==> run E: inputs <==
==> flow/design.v <==
`timescale 1ns / 1ps
module division_float_32(clock, start, operand1, operand2, result, finish, illegal);
	input clock;  
	input start;  
	input [31:0] operand1, operand2;  
	output reg [31:0] result;  
	output reg finish;  
	output illegal;  
	reg [7:0] exponent;
	reg [23:0] significand1, significand2;
	reg [95:0] temp_operand1, temp_operand2;  
	reg [95:0] sub_result;
	reg [5:0] step;  
	always @(posedge clock) begin  
		if(start) begin
			significand1 = {1'b1, operand1[22:0]};
			significand2 = {1'b1, operand2[22:0]};
			temp_operand1 = {significand1, 24'b0};  
			temp_operand2 = {significand2, 48'b0};  
			finish = 0;
			step = 0;
		end
		if(step == 48) begin  
			sub_result = temp_operand1;  
			exponent = 127 + operand1[30:23] - operand2[30:23];
			if(sub_result[72:48] * 2 > significand2) begin
				sub_result = sub_result + 1;
			end
			if(sub_result[24]) begin
				result[22:0] = sub_result[23:1];
			end else begin
				exponent = exponent - 1;
				result[22:0] = sub_result[22:0];
			end
			if((127 + operand1[30:23]) < operand2[30:23]) begin
				exponent = 0;
			end
			result[31] = operand1[31] ^ operand2[31];
			result[30:23] = exponent;
			if(operand1 == 0) result = 0;
			finish = 1;
		end else begin  
			temp_operand1 = temp_operand1 << 1;  
			if (temp_operand1 >= temp_operand2) temp_operand1 = temp_operand1 - temp_operand2 + 1;
			step = step + 1;  
		end
	end
	assign illegal = (operand2 == 0) ? 1 : 0;  
endmodule
==> flow/run.sh <==
#!/bin/bash
# the make line also repeats each setting of config.mk as NAME=value (left out here)
make -C /OpenROAD-flow-scripts/flow DESIGN_CONFIG=/design/flow/config.mk WORK_HOME=/design/flow/orfs CLKGATE_MAP_FILE= finish
==> flow/config.mk <==
export PLATFORM = sky130hd
export DESIGN_NAME = division_float_32
export DESIGN_NICKNAME = division_float_32
export VERILOG_FILES = /design/flow/design.v
export SDC_FILE = /design/flow/constraint.sdc
export NUM_CORES = 4
export LEC_CHECK = 0
export ABC_AREA = 0
export CAP_MARGIN = 5
export CELL_PAD_IN_SITES_DETAIL_PLACEMENT = 0
export CORE_ASPECT_RATIO = 0.89
export CORE_MARGIN = 2
export CORE_UTILIZATION = 63
export MAX_ROUTING_LAYER = met5
export PLACE_DENSITY = 0.57
export SLEW_MARGIN = 20
export TNS_END_PERCENT = 5
==> flow/constraint.sdc <==
create_clock -name core_clock -period 5.57 [get_ports {clock}]
set_input_delay 1.1140 -clock core_clock [delete_from_list [all_inputs] [get_ports {clock}]]
set_output_delay 1.1140 -clock core_clock [all_outputs]
set_load 0.01 [all_outputs]
==> inputs of run X, as changes to run E <==
Settings changed: ABC_AREA 0 to not set, CAP_MARGIN 5 to 20, CELL_PAD_IN_SITES_DETAIL_PLACEMENT 0 to not set, CORE_ASPECT_RATIO 0.89 to not set, CORE_UTILIZATION 63 to 66, MAX_ROUTING_LAYER met5 to not set, PLACE_DENSITY 0.57 to not set, TNS_END_PERCENT 5 to not set.
==> flow/constraint.sdc (replaced) <==
create_clock -name core_clock -period 4.07 [get_ports {clock}]
set_input_delay 0.8140 -clock core_clock [delete_from_list [all_inputs] [get_ports {clock}]]
set_output_delay 0.8140 -clock core_clock [all_outputs]
set_load 0.01 [all_outputs]
==> inputs of run B, as changes to run E <==
Settings changed: ABC_AREA 0 to not set, CAP_MARGIN 5 to 0, CELL_PAD_IN_SITES_DETAIL_PLACEMENT 0 to 1, CORE_ASPECT_RATIO 0.89 to 1.13, CORE_UTILIZATION 63 to 40, CTS_CLUSTER_DIAMETER set to 200, GPL_TIMING_DRIVEN set to 0, MAX_ROUTING_LAYER met5 to met4, MIN_ROUTING_LAYER set to met2, PLACE_DENSITY 0.57 to 0.75, TNS_END_PERCENT 5 to 45.
==> flow/constraint.sdc (replaced) <==
create_clock -name core_clock -period 3.57 [get_ports {clock}]
set_input_delay 0.7140 -clock core_clock [delete_from_list [all_inputs] [get_ports {clock}]]
set_output_delay 0.7140 -clock core_clock [all_outputs]
set_load 0.01 [all_outputs]
==> notes <==
Run X aborted during 5_1_grt. Run B ended with an error in 5_1_grt on GRT-0116. Run E went through all stages and came out clean.
Die size: run X < run E < run B.
In synthesized cell count, run E and run X do not differ.
In area after synthesis, run B and run X do not differ.

---

==> job 7978 <==
RTL: the design.v shown in full above, as it stands there.
clock: 6.83 ns
lec_check: 0
abc_area: 0
cap_margin: 20
cell_pad_in_sites_detail_placement: 0
core_aspect_ratio: 0.89
core_margin: 2
core_utilization: 69
max_routing_layer: met5
place_density: 0.64
slew_margin: 20
tns_end_percent: 100
run.sh (not shown) runs the stock make flow with config.mk's settings and CLKGATE_MAP_FILE=.
==> job 8927: changes against job 7978 <==
ABC_AREA = default   (was 0)
CELL_PAD_IN_SITES_DETAIL_PLACEMENT = default   (was 0)
CORE_ASPECT_RATIO = default   (was 0.89)
CORE_UTILIZATION = 33   (was 69)
MAX_ROUTING_LAYER = default   (was met5)
PLACE_DENSITY = default   (was 0.64)
TNS_END_PERCENT = default   (was 100)
==> flow/constraint.sdc (replaced) <==
create_clock -name core_clock -period 5.05 [get_ports {clock}]
set_input_delay 1.0100 -clock core_clock [delete_from_list [all_inputs] [get_ports {clock}]]
set_output_delay 1.0100 -clock core_clock [all_outputs]
set_load 0.01 [all_outputs]
==> run summary <==
The following summarizes the physical implementation.

Cells and area
The logic share of the area is 53.6%. The number of non-clock buffers in the layout is 418. The count of clock-net buffers in the final layout is 41. The number of fillers in the final layout is 6473.

Power
The part of the power in combinational logic is 66.0%. The power in combinational cells is slightly above 10000 uW. The overall power is roughly 16000 uW.

Worst setup path
The end of the worst register-to-register path is temp_operand1[68].

Detailed routing
The number of diodes is 0.

Placement
Summed over all nets, the half-perimeter wirelength after detailed placement is 50300 um.

Status
The run finished with no timing, DRC or antenna violations.

GRT
The global router's overall resource usage is 19.4%.

Clocking
The insertion delay of the later-clocked pin in the worst-skew pair is 570 ps.

Floorplan
The die extent in y is between 200 and 300 um.
That was job 8927.
==> run summary <==
The following summarizes the physical implementation.

Power
The overall power is between 10000 and 15000 uW. The part of the power in combinational logic is between 60% and 70%. The power in combinational cells is ~6700 uW.

Detailed routing
The final antenna diode tally reported by the flow is 1.

GRT
Global routing consumed, over all layers together, between 30% and 40% of the routing resources.

Cells and area
The number of fillers in the final layout is 2133. Across the whole layout, multi-input logic makes up 60.6% of the cell area. The count of clock-net buffers in the final layout is 39.

Worst setup path
For the worst reg-to-reg path, the endpoint reported by OpenROAD is temp_operand1[89].

Status
The flow ran to the end and the layout has no timing, DRC or antenna violations.

Floorplan
According to the floorplan report, the die height is 168 um.
That was job 7978.

---

==> inputs of job 1302 <==
Starts from the design.v that is shown in full above.
export LEC_CHECK = 0
export CAP_MARGIN = 20
export CORE_MARGIN = 2
export CORE_UTILIZATION = 58
export SETUP_SLACK_MARGIN = 1.13
export SLEW_MARGIN = 20
create_clock -name core_clock -period 4.07 [get_ports {clock}]
==> job 6361 (differences from job 1302) <==
--- a/flow/config.mk
+++ b/flow/config.mk
@@ -7,6 +7,7 @@
 export LEC_CHECK = 0
 export CAP_MARGIN = 20
 export CORE_MARGIN = 2
-export CORE_UTILIZATION = 58
-export SETUP_SLACK_MARGIN = 1.13
+export CORE_UTILIZATION = 68
+export CTS_CLUSTER_SIZE = 62
+export SETUP_SLACK_MARGIN = 0.76
 export SLEW_MARGIN = 20
==> flow/constraint.sdc (replaced) <==
create_clock -name core_clock -period 4.98 [get_ports {clock}]
set_input_delay 0.9960 -clock core_clock [delete_from_list [all_inputs] [get_ports {clock}]]
set_output_delay 0.9960 -clock core_clock [all_outputs]
set_load 0.01 [all_outputs]
==> job 3349 (differences from job 1302) <==
--- a/flow/config.mk
+++ b/flow/config.mk
@@ -8,5 +8,7 @@
 export CAP_MARGIN = 20
 export CORE_MARGIN = 2
 export CORE_UTILIZATION = 58
-export SETUP_SLACK_MARGIN = 1.13
+export CTS_CLUSTER_SIZE = 37
+export HOLD_SLACK_MARGIN = 0.29
+export SETUP_SLACK_MARGIN = 0.86
 export SLEW_MARGIN = 20
==> flow/constraint.sdc (replaced) <==
create_clock -name core_clock -period 2.94 [get_ports {clock}]
set_input_delay 0.5880 -clock core_clock [delete_from_list [all_inputs] [get_ports {clock}]]
set_output_delay 0.5880 -clock core_clock [all_outputs]
set_load 0.01 [all_outputs]
==> job 6614 (differences from job 1302) <==
--- a/flow/config.mk
+++ b/flow/config.mk
@@ -7,6 +7,5 @@
 export LEC_CHECK = 0
 export CAP_MARGIN = 20
 export CORE_MARGIN = 2
-export CORE_UTILIZATION = 58
-export SETUP_SLACK_MARGIN = 1.13
+export CORE_UTILIZATION = 40
 export SLEW_MARGIN = 20
==> flow/constraint.sdc (replaced) <==
create_clock -name core_clock -period 5.05 [get_ports {clock}]
set_input_delay 1.0100 -clock core_clock [delete_from_list [all_inputs] [get_ports {clock}]]
set_output_delay 1.0100 -clock core_clock [all_outputs]
set_load 0.01 [all_outputs]
==> comparison table <==
| item | job 1302 | job 6614 | job 6361 | job 3349 |
|---|---|---|---|---|
| Post-route core utilization | 90.7% | 48.5% | 88.1% | - |
| Total wire length after detailed routing | 102000 µm | 63100 µm | 72700 µm | - |
| Tally of filler cells in the layout | 1425 | 5092 | 1541 | - |
| Diodes inserted | 3 | 0 | 1 | - |
| Clock tree from TritonCTS | done | done | done | - |
| Critical path capture point type | flip-flop | flip-flop | flip-flop | - |
| Run status | failed layout checks | finished clean | finished clean | stopped before the end |
| Last stage reached | - | - | - | 5_1_grt |
| Reasons for failing layout checks | negative setup slack | - | - | - |
| Worst hold endpoint | temp_operand2[71] | temp_operand2[71] | temp_operand2[71] | - |
| Rel. slew slack | 15.2% | 42.7% | 44.2% | - |
| Class of the tightest hold or removal check | reg2reg | reg2reg | reg2reg | - |
| Arrival @ worst endpoint | 5560 ps | 5210 ps | 4800 ps | - |
| Clock group share of total power | 10.9% | 15.5% | 12.9% | - |
| Post-CTS setup repair buffer count | 27 | 0 | 12 | 55 |

---

==> inputs of 08-24 <==
Starts from the design.v that is shown in full above.
clock: 4.07 ns
lec_check: 0
cap_margin: 20
core_margin: 2
core_utilization: 66
cts_cluster_size: 62
slew_margin: 20
==> 10-10: changes against 08-24 <==
Settings changed: ABC_AREA set to 0, CAP_MARGIN 20 to 15, CELL_PAD_IN_SITES_DETAIL_PLACEMENT set to 0, CELL_PAD_IN_SITES_GLOBAL_PLACEMENT set to 0, CORE_ASPECT_RATIO set to 0.56, CORE_MARGIN 2 to 5, CORE_UTILIZATION 66 to 17, CTS_CLUSTER_SIZE 62 to 25, GPL_ROUTABILITY_DRIVEN set to 0, GPL_TIMING_DRIVEN set to 0, MAX_ROUTING_LAYER set to met5, PLACE_DENSITY_LB_ADDON set to 0.08, TNS_END_PERCENT set to 50.
==> flow/constraint.sdc (replaced) <==
create_clock -name core_clock -period 8.64 [get_ports {clock}]
set_input_delay 1.7280 -clock core_clock [delete_from_list [all_inputs] [get_ports {clock}]]
set_output_delay 1.7280 -clock core_clock [all_outputs]
set_load 0.01 [all_outputs]
==> 01-12: changes against 08-24 <==
Settings changed: ABC_AREA set to 0, CELL_PAD_IN_SITES_DETAIL_PLACEMENT set to 0, CORE_ASPECT_RATIO set to 0.89, CORE_MARGIN 2 to 3, CORE_UTILIZATION 66 to 67, CTS_CLUSTER_SIZE 62 to 24, MAX_ROUTING_LAYER set to met5, TNS_END_PERCENT set to 50.
==> flow/constraint.sdc (replaced) <==
create_clock -name core_clock -period 5.14 [get_ports {clock}]
set_input_delay 1.0280 -clock core_clock [delete_from_list [all_inputs] [get_ports {clock}]]
set_output_delay 1.0280 -clock core_clock [all_outputs]
set_load 0.01 [all_outputs]
==> comparison <==
08-24 never finished: it broke off in global routing. 10-10 finished clean. 01-12 finished clean.
Of 01-12 and 10-10, 10-10 has the higher register-to-register slack (gap 1.8 ns).
Between 10-10 and 01-12, the lower non-clock buffer count is in 10-10 (gap 3).
In sequential cell count, 01-12 and 10-10 do not differ.
Count of clock-buffer cells in the layout: 10-10 is higher than 01-12 (15).
Of 10-10 and 01-12, 01-12 has the higher core utilization (gap 57 points).
Die size: 08-24 < 01-12 < 10-10.
Between 10-10 and 01-12, the lower setup slack is in 10-10 (gap 0.18 ns).
In area after synthesis, 10-10 and 01-12 do not differ.

---

==> zinc <==
// division_float_32: RTL as listed in full above, without the edits since
==> flow/config.mk <==
export PLATFORM = sky130hd
export DESIGN_NAME = division_float_32
export DESIGN_NICKNAME = division_float_32
export VERILOG_FILES = /design/flow/design.v
export SDC_FILE = /design/flow/constraint.sdc
export NUM_CORES = 4
export LEC_CHECK = 0
export ABC_AREA = 0
export CAP_MARGIN = 20
export CELL_PAD_IN_SITES_DETAIL_PLACEMENT = 0
export CORE_ASPECT_RATIO = 0.89
export CORE_MARGIN = 2
export CORE_UTILIZATION = 70
export CTS_CLUSTER_SIZE = 24
export MAX_ROUTING_LAYER = met5
export SETUP_SLACK_MARGIN = 1.3
export SLEW_MARGIN = 20
export TNS_END_PERCENT = 50
==> flow/constraint.sdc <==
create_clock -name core_clock -period 5.14 [get_ports {clock}]
set_input_delay 1.0280 -clock core_clock [delete_from_list [all_inputs] [get_ports {clock}]]
set_output_delay 1.0280 -clock core_clock [all_outputs]
set_load 0.01 [all_outputs]
==> sierra (differences from zinc) <==
Settings changed: CORE_MARGIN 2 to 3, CORE_UTILIZATION 70 to 67, CTS_CLUSTER_DIAMETER set to 359, SETUP_SLACK_MARGIN 1.3 to not set, TNS_END_PERCENT 50 to 5.
==> flow/constraint.sdc (replaced) <==
create_clock -name core_clock -period 4.01 [get_ports {clock}]
set_input_delay 0.8020 -clock core_clock [delete_from_list [all_inputs] [get_ports {clock}]]
set_output_delay 0.8020 -clock core_clock [all_outputs]
set_load 0.01 [all_outputs]
==> garnet (differences from zinc) <==
Settings changed: CAP_MARGIN 20 to 15, CELL_PAD_IN_SITES_DETAIL_PLACEMENT 0 to 1, CELL_PAD_IN_SITES_GLOBAL_PLACEMENT set to 2, CORE_ASPECT_RATIO 0.89 to 0.73, CORE_MARGIN 2 to 5, CORE_UTILIZATION 70 to 17, CTS_CLUSTER_SIZE 24 to 25, GPL_TIMING_DRIVEN set to 0, MAX_ROUTING_LAYER met5 to met4, PLACE_DENSITY_LB_ADDON set to 0.08, SETUP_SLACK_MARGIN 1.3 to not set.
==> flow/constraint.sdc (replaced) <==
create_clock -name core_clock -period 6.83 [get_ports {clock}]
set_input_delay 1.3660 -clock core_clock [delete_from_list [all_inputs] [get_ports {clock}]]
set_output_delay 1.3660 -clock core_clock [all_outputs]
set_load 0.01 [all_outputs]
==> indigo (differences from zinc) <==
Settings changed: ABC_AREA 0 to not set, CELL_PAD_IN_SITES_DETAIL_PLACEMENT 0 to not set, CORE_ASPECT_RATIO 0.89 to not set, CORE_UTILIZATION 70 to 68, CTS_CLUSTER_SIZE 24 to not set, MAX_ROUTING_LAYER met5 to not set, PLACE_DENSITY set to 0.41, SETUP_SLACK_MARGIN 1.3 to not set, TNS_END_PERCENT 50 to not set.
==> flow/constraint.sdc (replaced) <==
create_clock -name core_clock -period 5.8 [get_ports {clock}]
set_input_delay 1.1600 -clock core_clock [delete_from_list [all_inputs] [get_ports {clock}]]
set_output_delay 1.1600 -clock core_clock [all_outputs]
set_load 0.01 [all_outputs]
==> summary of the runs <==
sierra died in global routing (5_1_grt) with GRT-0232. indigo finished with timing, DRC and antenna clean. garnet finished clean. zinc failed in global routing (5_1_grt), error GRT-0232. Sequential share of layout area: garnet is lower than indigo (2.2 points). In garnet the first-iteration DRC count is smaller than in indigo, by about 50%. Of garnet and indigo, garnet has the higher clock-buffer cell count (gap 20). Between garnet and indigo, the lower cell count is in indigo (gap 42%, measured against indigo). Between garnet and indigo, the lower critical path depth is in indigo (gap 2). Against garnet, the wire length of indigo is lower by 45%. In via count, garnet and indigo hardly differ. Against indigo, the worst setup slack of garnet is worse by 0.49 ns. In indigo the final area is lower than in garnet, by about 10%. In sequential cell count, garnet and indigo do not differ.
Power is estimated from default activity; no workload was simulated.
